==> inputs of run a <==
==> flow/design.v <==
module HW3_FPMUL_754SP(Clk, Rst, St, FPmplier, FPmcand, Done, Ovf, Unf, FPproduct);
	input Clk, Rst, St;
	input [31:0] FPmplier, FPmcand;
	output reg [31:0] FPproduct;
	output reg Ovf, Unf, Done;
	wire [47:0] mult_out;
	wire [8:0] expo_out;		 
	reg [22:0] F;
	reg [8:0] E, E_biased;
	reg S;
	reg [1:0] state;
	assign mult_out = ({1'b1, FPmplier[22:0]}) * ({1'b1, FPmcand[22:0]});
	assign expo_out = (FPmplier[30:23] - 8'd127) + (FPmcand[30:23] - 8'd127);
	always @ (posedge Clk)	begin
		Done <= 1'b0;
		Ovf <= 1'b0;
		Unf <= 1'b0;
		if(Rst == 1'b1) begin
			state <= 2'b00;
		end
		else
		case(state)
			0: begin
				if(St == 1'b0)
					state <= 2'b00;
				else
					state <= 2'b01;
			end
			1: begin
				state <= 2'b10;
				S <= FPmplier[31] ^ FPmcand[31];
				if(FPmplier == 32'b0 || FPmcand == 32'b0) begin
					E <= 9'b0;
					E_biased <= 9'b0;
					F <= mult_out[45:23];
				end
				else if(mult_out[47] == 1'b1) begin
					E <= expo_out + 9'b1;
					E_biased <= expo_out + 9'd128;
					F <= mult_out[46:24];
				end
				else begin
					E <= expo_out;
					E_biased <= expo_out + 9'd127;
					F <= mult_out[45:23];
				end
			end
			2: begin
				state <= 2'b0;
				Done <= 1'b1;
				if(E_biased > 8'b11111110)
					Ovf <= 1'b1;
				if(E_biased < 8'b00000001)
					Unf <= 1'b1;
				FPproduct <= {S, E_biased[7:0], F};
			end
			default: begin
				if(St == 1'b0)
					state <= 2'b00;
				else
					state <= 2'b01;
			end
		endcase
	end
endmodule
==> flow/run.sh <==
#!/bin/bash
# the make line also repeats each setting of config.mk as NAME=value (left out here)
make -C /OpenROAD-flow-scripts/flow DESIGN_CONFIG=/design/flow/config.mk WORK_HOME=/design/flow/orfs CLKGATE_MAP_FILE= finish
==> flow/config.mk <==
export PLATFORM = sky130hd
export DESIGN_NAME = HW3_FPMUL_754SP
export DESIGN_NICKNAME = HW3_FPMUL_754SP
export VERILOG_FILES = /design/flow/design.v
export SDC_FILE = /design/flow/constraint.sdc
export NUM_CORES = 4
export LEC_CHECK = 0
export ABC_AREA = 1
export CAP_MARGIN = 20
export CORE_ASPECT_RATIO = 0.94
export CORE_MARGIN = 2
export CORE_UTILIZATION = 59
export CTS_CLUSTER_DIAMETER = 373
export CTS_CLUSTER_SIZE = 98
export PLACE_DENSITY_LB_ADDON = 0.13
export SLEW_MARGIN = 20
==> flow/constraint.sdc <==
create_clock -name core_clock -period 5.97 [get_ports {Clk}]
set_input_delay 1.1940 -clock core_clock [delete_from_list [all_inputs] [get_ports {Clk}]]
set_output_delay 1.1940 -clock core_clock [all_outputs]
set_load 0.01 [all_outputs]
==> run b: changes against run a <==
Settings changed: ABC_AREA 1 to default, CORE_ASPECT_RATIO 0.94 to default, CORE_UTILIZATION 59 to 40, CTS_CLUSTER_DIAMETER 373 to default, CTS_CLUSTER_SIZE 98 to default, PLACE_DENSITY_LB_ADDON 0.13 to default.
==> flow/constraint.sdc (replaced) <==
create_clock -name core_clock -period 8.6 [get_ports {Clk}]
set_input_delay 1.7200 -clock core_clock [delete_from_list [all_inputs] [get_ports {Clk}]]
set_output_delay 1.7200 -clock core_clock [all_outputs]
set_load 0.01 [all_outputs]
==> run c: changes against run a <==
Settings changed: ABC_AREA 1 to default, CORE_ASPECT_RATIO 0.94 to 1.04, CORE_UTILIZATION 59 to 40, CTS_CLUSTER_DIAMETER 373 to 292, CTS_CLUSTER_SIZE 98 to 47, PLACE_DENSITY_LB_ADDON 0.13 to 0.0, SETUP_SLACK_MARGIN from default to -0.34.
==> flow/constraint.sdc (replaced) <==
create_clock -name core_clock -period 8.6 [get_ports {Clk}]
set_input_delay 1.7200 -clock core_clock [delete_from_list [all_inputs] [get_ports {Clk}]]
set_output_delay 1.7200 -clock core_clock [all_outputs]
set_load 0.01 [all_outputs]
==> impl_metrics.ini <==
; generated from flow reports
[outcome]
status = complete, but fails checks
violations = setup timing

[timing]
setup_ws_ns = -1.245
setup_violations = 32

[detailed_routing]
drt-pass1-iter-count = 5
routedWlPerCell_um = 20.19

[cells_and_area]
non_clock_buffer_area_share = 0.1916
layout.cells.non_filler = 4005
syn_to_final_growth_pct = 32.08

[yosys]
synthCells = 3049
[end of results for run a]
==> impl_metrics.ini <==
; generated from flow reports
[outcome]
status = complete, but fails checks
violations = setup timing

[cells_and_area]
non_clock_buffer_area_share = 0.1522
syn_to_final_growth_pct = 23.18

[detailed_routing]
drt-pass1-iter-count = 5
routedWlPerCell_um = 20.98

[timing]
setup_violations = 16
setup_ws_ns = -0.1540

[yosys]
synthCells = 2355
[end of results for run c]
==> impl_metrics.ini <==
; generated from flow reports
[cells_and_area]
layout.cells.non_filler = 3394
non_clock_buffer_area_share = 0.1516

[timing]
setup_violations = 0

[outcome]
status = timing/DRC/antenna clean

[detailed_routing]
drt-pass1-iter-count = 7
[end of results for run b]


==> build 42: inputs <==
RTL: the design.v shown in full above, as it stands there.
==> flow/config.mk <==
export PLATFORM = sky130hd
export DESIGN_NAME = HW3_FPMUL_754SP
export DESIGN_NICKNAME = HW3_FPMUL_754SP
export VERILOG_FILES = /design/flow/design.v
export SDC_FILE = /design/flow/constraint.sdc
export NUM_CORES = 4
export LEC_CHECK = 0
export ABC_AREA = 1
export CAP_MARGIN = 0
export CELL_PAD_IN_SITES_DETAIL_PLACEMENT = 0
export CORE_MARGIN = 2
export CORE_UTILIZATION = 72
export CTS_CLUSTER_DIAMETER = 285
export CTS_CLUSTER_SIZE = 72
export MAX_ROUTING_LAYER = met5
export PLACE_DENSITY = 0.66
export SETUP_SLACK_MARGIN = -0.53
export SLEW_MARGIN = 15
export TNS_END_PERCENT = 90
==> flow/constraint.sdc <==
create_clock -name core_clock -period 6.83 [get_ports {Clk}]
set_input_delay 1.3660 -clock core_clock [delete_from_list [all_inputs] [get_ports {Clk}]]
set_output_delay 1.3660 -clock core_clock [all_outputs]
set_load 0.01 [all_outputs]
run.sh (not shown) runs the stock make flow with config.mk's settings and CLKGATE_MAP_FILE=.
==> trial 34: changes against build 42 <==
CAP_MARGIN = 20   (was 0)
CELL_PAD_IN_SITES_DETAIL_PLACEMENT = not set   (was 0)
CTS_CLUSTER_DIAMETER = 235   (was 285)
CTS_CLUSTER_SIZE = 85   (was 72)
MAX_ROUTING_LAYER = not set   (was met5)
PLACE_DENSITY = not set   (was 0.66)
PLACE_DENSITY_LB_ADDON = 0.2   (was not set)
SETUP_SLACK_MARGIN = not set   (was -0.53)
SLEW_MARGIN = 20   (was 15)
TNS_END_PERCENT = not set   (was 90)
==> flow/constraint.sdc (replaced) <==
create_clock -name core_clock -period 8.4 [get_ports {Clk}]
set_input_delay 1.6800 -clock core_clock [delete_from_list [all_inputs] [get_ports {Clk}]]
set_output_delay 1.6800 -clock core_clock [all_outputs]
set_load 0.01 [all_outputs]
==> build 30: changes against build 42 <==
ABC_AREA = 0   (was 1)
CORE_ASPECT_RATIO = 0.5   (was not set)
CORE_MARGIN = 7   (was 2)
CORE_UTILIZATION = 69   (was 72)
CTS_CLUSTER_DIAMETER = 201   (was 285)
CTS_CLUSTER_SIZE = 98   (was 72)
PLACE_DENSITY = not set   (was 0.66)
PLACE_DENSITY_LB_ADDON = 0.07   (was not set)
SETUP_SLACK_MARGIN = -1.12   (was -0.53)
TNS_END_PERCENT = 20   (was 90)
==> flow/constraint.sdc (replaced) <==
create_clock -name core_clock -period 12.4 [get_ports {Clk}]
set_input_delay 2.4800 -clock core_clock [delete_from_list [all_inputs] [get_ports {Clk}]]
set_output_delay 2.4800 -clock core_clock [all_outputs]
set_load 0.01 [all_outputs]
==> comparison table <==
item                                             trial 34       build 30                   build 42
Total Negative Setup Slacks                          0 ns           0 ns                          -
Highest net fanout along the worst path                25             25                          -
Run status                       timing/DRC/antenna clean  timing/DRC/antenna clean  aborted with a tool error
Stage where the flow stopped                            -              -             global routing
Wire length per cell                        18.57 microns  20.59 microns                          -
Combinational share of cell area                   65.48%         72.12%                          -
Post-DP HPWL                                54890 microns  47400 microns              60790 microns
Final core utilization                             81.57%         76.90%                          -
Worst R2R Start                                  state[1]       state[1]                          -
Cells resized by post-CTS repair                        0              0                        211
Dominant cell area share                           41.23%         44.36%                     41.23%
End point of the worst hold path            FPproduct[12]   FPproduct[6]                          -
Synthesized area                              23410 sq um    21750 sq um                23410 sq um
Buffers inserted by post-CTS timing repair              0              0                         34


==> inputs of v3 <==
Starts from the design.v that is shown in full above.
==> flow/config.mk <==
export PLATFORM = sky130hd
export DESIGN_NAME = HW3_FPMUL_754SP
export DESIGN_NICKNAME = HW3_FPMUL_754SP
export VERILOG_FILES = /design/flow/design.v
export SDC_FILE = /design/flow/constraint.sdc
export NUM_CORES = 4
export LEC_CHECK = 0
export CAP_MARGIN = 20
export CORE_MARGIN = 2
export CORE_UTILIZATION = 72
export PLACE_DENSITY_LB_ADDON = 0.2
export SETUP_SLACK_MARGIN = -0.09
export SLEW_MARGIN = 20
==> flow/constraint.sdc <==
create_clock -name core_clock -period 8.4 [get_ports {Clk}]
set_input_delay 1.6800 -clock core_clock [delete_from_list [all_inputs] [get_ports {Clk}]]
set_output_delay 1.6800 -clock core_clock [all_outputs]
set_load 0.01 [all_outputs]
==> inputs of v2, as changes to v3 <==
--- a/flow/config.mk
+++ b/flow/config.mk
@@ -7,7 +7,12 @@
 export LEC_CHECK = 0
-export CAP_MARGIN = 20
+export ABC_AREA = 1
+export CAP_MARGIN = 0
+export CELL_PAD_IN_SITES_DETAIL_PLACEMENT = 0
 export CORE_MARGIN = 2
 export CORE_UTILIZATION = 72
-export PLACE_DENSITY_LB_ADDON = 0.2
-export SETUP_SLACK_MARGIN = -0.09
-export SLEW_MARGIN = 20
+export CTS_CLUSTER_DIAMETER = 285
+export CTS_CLUSTER_SIZE = 58
+export MAX_ROUTING_LAYER = met5
+export SETUP_SLACK_MARGIN = 0.45
+export SLEW_MARGIN = 15
+export TNS_END_PERCENT = 20
==> inputs of v4, as changes to v3 <==
--- a/flow/config.mk
+++ b/flow/config.mk
@@ -7,7 +7,10 @@
 export LEC_CHECK = 0
+export ABC_AREA = 1
 export CAP_MARGIN = 20
+export CORE_ASPECT_RATIO = 0.94
 export CORE_MARGIN = 2
 export CORE_UTILIZATION = 72
-export PLACE_DENSITY_LB_ADDON = 0.2
-export SETUP_SLACK_MARGIN = -0.09
+export CTS_CLUSTER_DIAMETER = 373
+export CTS_CLUSTER_SIZE = 98
+export PLACE_DENSITY = 0.4
 export SLEW_MARGIN = 20
==> flow/constraint.sdc (replaced) <==
create_clock -name core_clock -period 9.23 [get_ports {Clk}]
set_input_delay 1.8460 -clock core_clock [delete_from_list [all_inputs] [get_ports {Clk}]]
set_output_delay 1.8460 -clock core_clock [all_outputs]
set_load 0.01 [all_outputs]
==> comparison table <==
metric	v3	v2	v4
Total number of warnings across the stage logs	29	31	29
Proportion of final cell area spent on non-clock buffers	16.10%	12.33%	6.600%
Vias per Instance	6.517	5.935	5.528
Launch instance of the worst min-delay path	F[8]$_DFFE_PP_	F[10]$_DFFE_PP_	F[0]$_DFFE_PP_
Die extent in y	177.8 um	184.3 um	178.8 um
Area of the multi-input gates	17,750 um^2	17,490 um^2	17,230 um^2
Via count	20,480	21,800	19,740
Sum of met3 wire segment lengths after detailed routing	13,250 um	13,210 um	7303 um
Outcome	failed layout checks	failed layout checks	complete, no violations
Reasons for failing layout checks	capacitance limit, slew limit, setup timing	capacitance limit, slew limit	-
Adder-cell share of the synthesized area	55.00%	51.11%	51.11%
Post-synthesis net count	3,089	3,783	3,783
Skew-Pair Late Insertion Delay	0.35 ns	0.38 ns	0.36 ns
Wirelength per Cell	27.32 um	22.57 um	18.10 um
Multi-input gate share of total cell area	65.15%	63.67%	67.62%
First drt pass iteration count	9	14	6
Place WS	-0.8964 ns	-0.06380 ns	0.07657 ns
Max-cap viol count	1	1	0
Area growth from synthesis to final layout	25.28%	17.36%	8.852%
Minimum setup slack in the final design	-0.3973 ns	0.3999 ns	0.3668 ns


==> zinc: inputs <==
// HW3_FPMUL_754SP: RTL as listed in full above, without the edits since
clock: 8.6 ns
lec_check: 0
abc_area: 1
cap_margin: 20
cell_pad_in_sites_detail_placement: 0
cell_pad_in_sites_global_placement: 2
core_aspect_ratio: 1.12
core_margin: 2
core_utilization: 58
cts_cluster_diameter: 170
gpl_routability_driven: 0
gpl_timing_driven: 0
hold_slack_margin: 0.04
min_routing_layer: met2
place_density: 0.59
slew_margin: 5
==> amber: changes against zinc <==
==> flow/config.mk (replaced) <==
export PLATFORM = sky130hd
export DESIGN_NAME = HW3_FPMUL_754SP
export DESIGN_NICKNAME = HW3_FPMUL_754SP
export VERILOG_FILES = /design/flow/design.v
export SDC_FILE = /design/flow/constraint.sdc
export NUM_CORES = 4
export LEC_CHECK = 0
export CAP_MARGIN = 20
export CORE_ASPECT_RATIO = 0.86
export CORE_MARGIN = 2
export CORE_UTILIZATION = 40
export CTS_CLUSTER_DIAMETER = 292
export CTS_CLUSTER_SIZE = 47
export PLACE_DENSITY_LB_ADDON = 0.0
export SETUP_SLACK_MARGIN = -0.31
export SLEW_MARGIN = 20
==> results.cfg <==
; generated from flow reports
[outcome]
failed_checks = setup timing
status = failed layout checks

[floorplanning]
chipWidth_um = 255
chip_area_mm2 = 0.0563

[synth]
ys_sh_adder = 0.550
ys_sh_aoi = 0.0477
area_leaders = fa_1 (44%), ha_1 (11%), inv_1 (10%)
avgSynthCellArea_um2 = 9.24
netlist.area_leader.share = 0.444
synthCells = 2355

[timing]
layout_setup_ws_ps = -99.7
setup_violations = 15
That was amber.
==> results.cfg <==
; flow metrics
[synth]
ys_sh_adder = 0.511
common_cells = inv_1 (968), nand2_1 (873), fa_1 (482), ha_1 (185), clkbuf_1 (105)
netlist.area_leader.share = 0.412
synthCells = 3049
ys_sh_aoi = 0.0265
avgSynthCellArea_um2 = 7.68
netlist_area_mm2 = 0.0234

[floorplanning]
chipWidth_um = 194
chip_area_mm2 = 0.0420

[outcome]
status = did not finish
tool.error = [ERROR GPL-0301] Utilization 105.454 % exceeds 100%.
haltStage = global placement without I/O
That was zinc.


==> job 7347 <==
Starts from the design.v that is shown in full above.
clock: 12.4 ns
lec_check: 0
abc_area: 0
cap_margin: 0
cell_pad_in_sites_detail_placement: 0
core_aspect_ratio: 1.49
core_margin: 7
core_utilization: 69
cts_cluster_diameter: 201
cts_cluster_size: 98
hold_slack_margin: 0.3
max_routing_layer: met5
place_density_lb_addon: 0.07
setup_slack_margin: 0.21
slew_margin: 15
tns_end_percent: 20
==> job 7612 (differences from job 7347) <==
ABC_AREA = not set   (was 0)
CAP_MARGIN = 20   (was 0)
CELL_PAD_IN_SITES_DETAIL_PLACEMENT = not set   (was 0)
CORE_ASPECT_RATIO = not set   (was 1.49)
CORE_MARGIN = 2   (was 7)
CORE_UTILIZATION = 57   (was 69)
CTS_CLUSTER_DIAMETER = not set   (was 201)
CTS_CLUSTER_SIZE = not set   (was 98)
HOLD_SLACK_MARGIN = not set   (was 0.3)
MAX_ROUTING_LAYER = not set   (was met5)
PLACE_DENSITY_LB_ADDON = not set   (was 0.07)
SETUP_SLACK_MARGIN = 1.97   (was 0.21)
SLEW_MARGIN = 20   (was 15)
TNS_END_PERCENT = not set   (was 20)
==> flow/constraint.sdc (replaced) <==
create_clock -name core_clock -period 7.48 [get_ports {Clk}]
set_input_delay 1.4960 -clock core_clock [delete_from_list [all_inputs] [get_ports {Clk}]]
set_output_delay 1.4960 -clock core_clock [all_outputs]
set_load 0.01 [all_outputs]
==> job 304 (differences from job 7347) <==
CORE_ASPECT_RATIO = not set   (was 1.49)
CORE_MARGIN = 2   (was 7)
CORE_UTILIZATION = 72   (was 69)
CTS_CLUSTER_DIAMETER = 285   (was 201)
CTS_CLUSTER_SIZE = 34   (was 98)
HOLD_SLACK_MARGIN = not set   (was 0.3)
PLACE_DENSITY_LB_ADDON = not set   (was 0.07)
SETUP_SLACK_MARGIN = 1.1   (was 0.21)
==> flow/constraint.sdc (replaced) <==
create_clock -name core_clock -period 8.4 [get_ports {Clk}]
set_input_delay 1.6800 -clock core_clock [delete_from_list [all_inputs] [get_ports {Clk}]]
set_output_delay 1.6800 -clock core_clock [all_outputs]
set_load 0.01 [all_outputs]
==> metrics.txt <==
# HELP chip_impl_metric Implementation results
# TYPE chip_impl_metric gauge
chip_impl_metric{name="globalRouteMet3Util",unit="%"} 69.7
chip_impl_metric{name="gp_congestion",unit=""} 0.983
chip_impl_metric{name="place_ws",unit="ps"} -647
chip_impl_metric{name="post_cts_resize_count",unit=""} 366
chip_impl_metric{name="die.size.x",unit="µm"} 178
chip_impl_metric{name="core_area",unit="µm²"} 29700
chip_impl_info{name="status",value="did not finish"} 1
chip_impl_info{name="toolErrorMsg",value="[ERROR GRT-0116] Global routing finished with congestion. Check the congestion regions in the DRC Viewer."} 1
chip_impl_info{name="stop_stage",value="global routing"} 1
chip_impl_metric{name="overflow",unit=""} 95
That was job 304.
==> metrics.txt <==
# HELP chip_impl_metric Physical implementation figures
# TYPE chip_impl_metric gauge
chip_impl_info{name="status",value="complete, but fails checks"} 1
chip_impl_info{name="layout.failed_checks",value="negative setup slack"} 1
chip_impl_metric{name="globalRouteMet3Util",unit="%"} 10.4
chip_impl_metric{name="setup_ws",unit="ps"} -635
chip_impl_metric{name="core_area",unit="µm²"} 37700
chip_impl_metric{name="place_ws",unit="ps"} -1400
chip_impl_metric{name="layout.core_utilization",unit="%"} 79.2
chip_impl_metric{name="setup_violations",unit=""} 32
chip_impl_metric{name="fillCellCount",unit=""} 2575
chip_impl_metric{name="gp_congestion",unit=""} 0.909
chip_impl_metric{name="detailed_place.area",unit="µm²"} 26100
chip_impl_metric{name="overflow",unit=""} 0
chip_impl_info{name="rsz0062_at_grt",value="true"} 1
That was job 7612.
==> metrics.txt <==
# HELP chip_impl_metric Physical implementation figures
# TYPE chip_impl_metric gauge
chip_impl_info{name="status",value="timing/DRC/antenna clean"} 1
chip_impl_metric{name="detailed_place.area",unit="µm²"} 23200
chip_impl_metric{name="place_ws",unit="ps"} 1380
chip_impl_metric{name="max_stage_delay",unit="ps"} 1310
chip_impl_metric{name="globalRouteMet3Util",unit="%"} 4.06
chip_impl_metric{name="post_cts_resize_count",unit=""} 0
chip_impl_metric{name="gp_congestion",unit=""} 0.997
chip_impl_metric{name="overflow",unit=""} 0
chip_impl_metric{name="number_of_non_filler_instances_in_the_completed_layout",unit=""} 2814
That was job 7347.
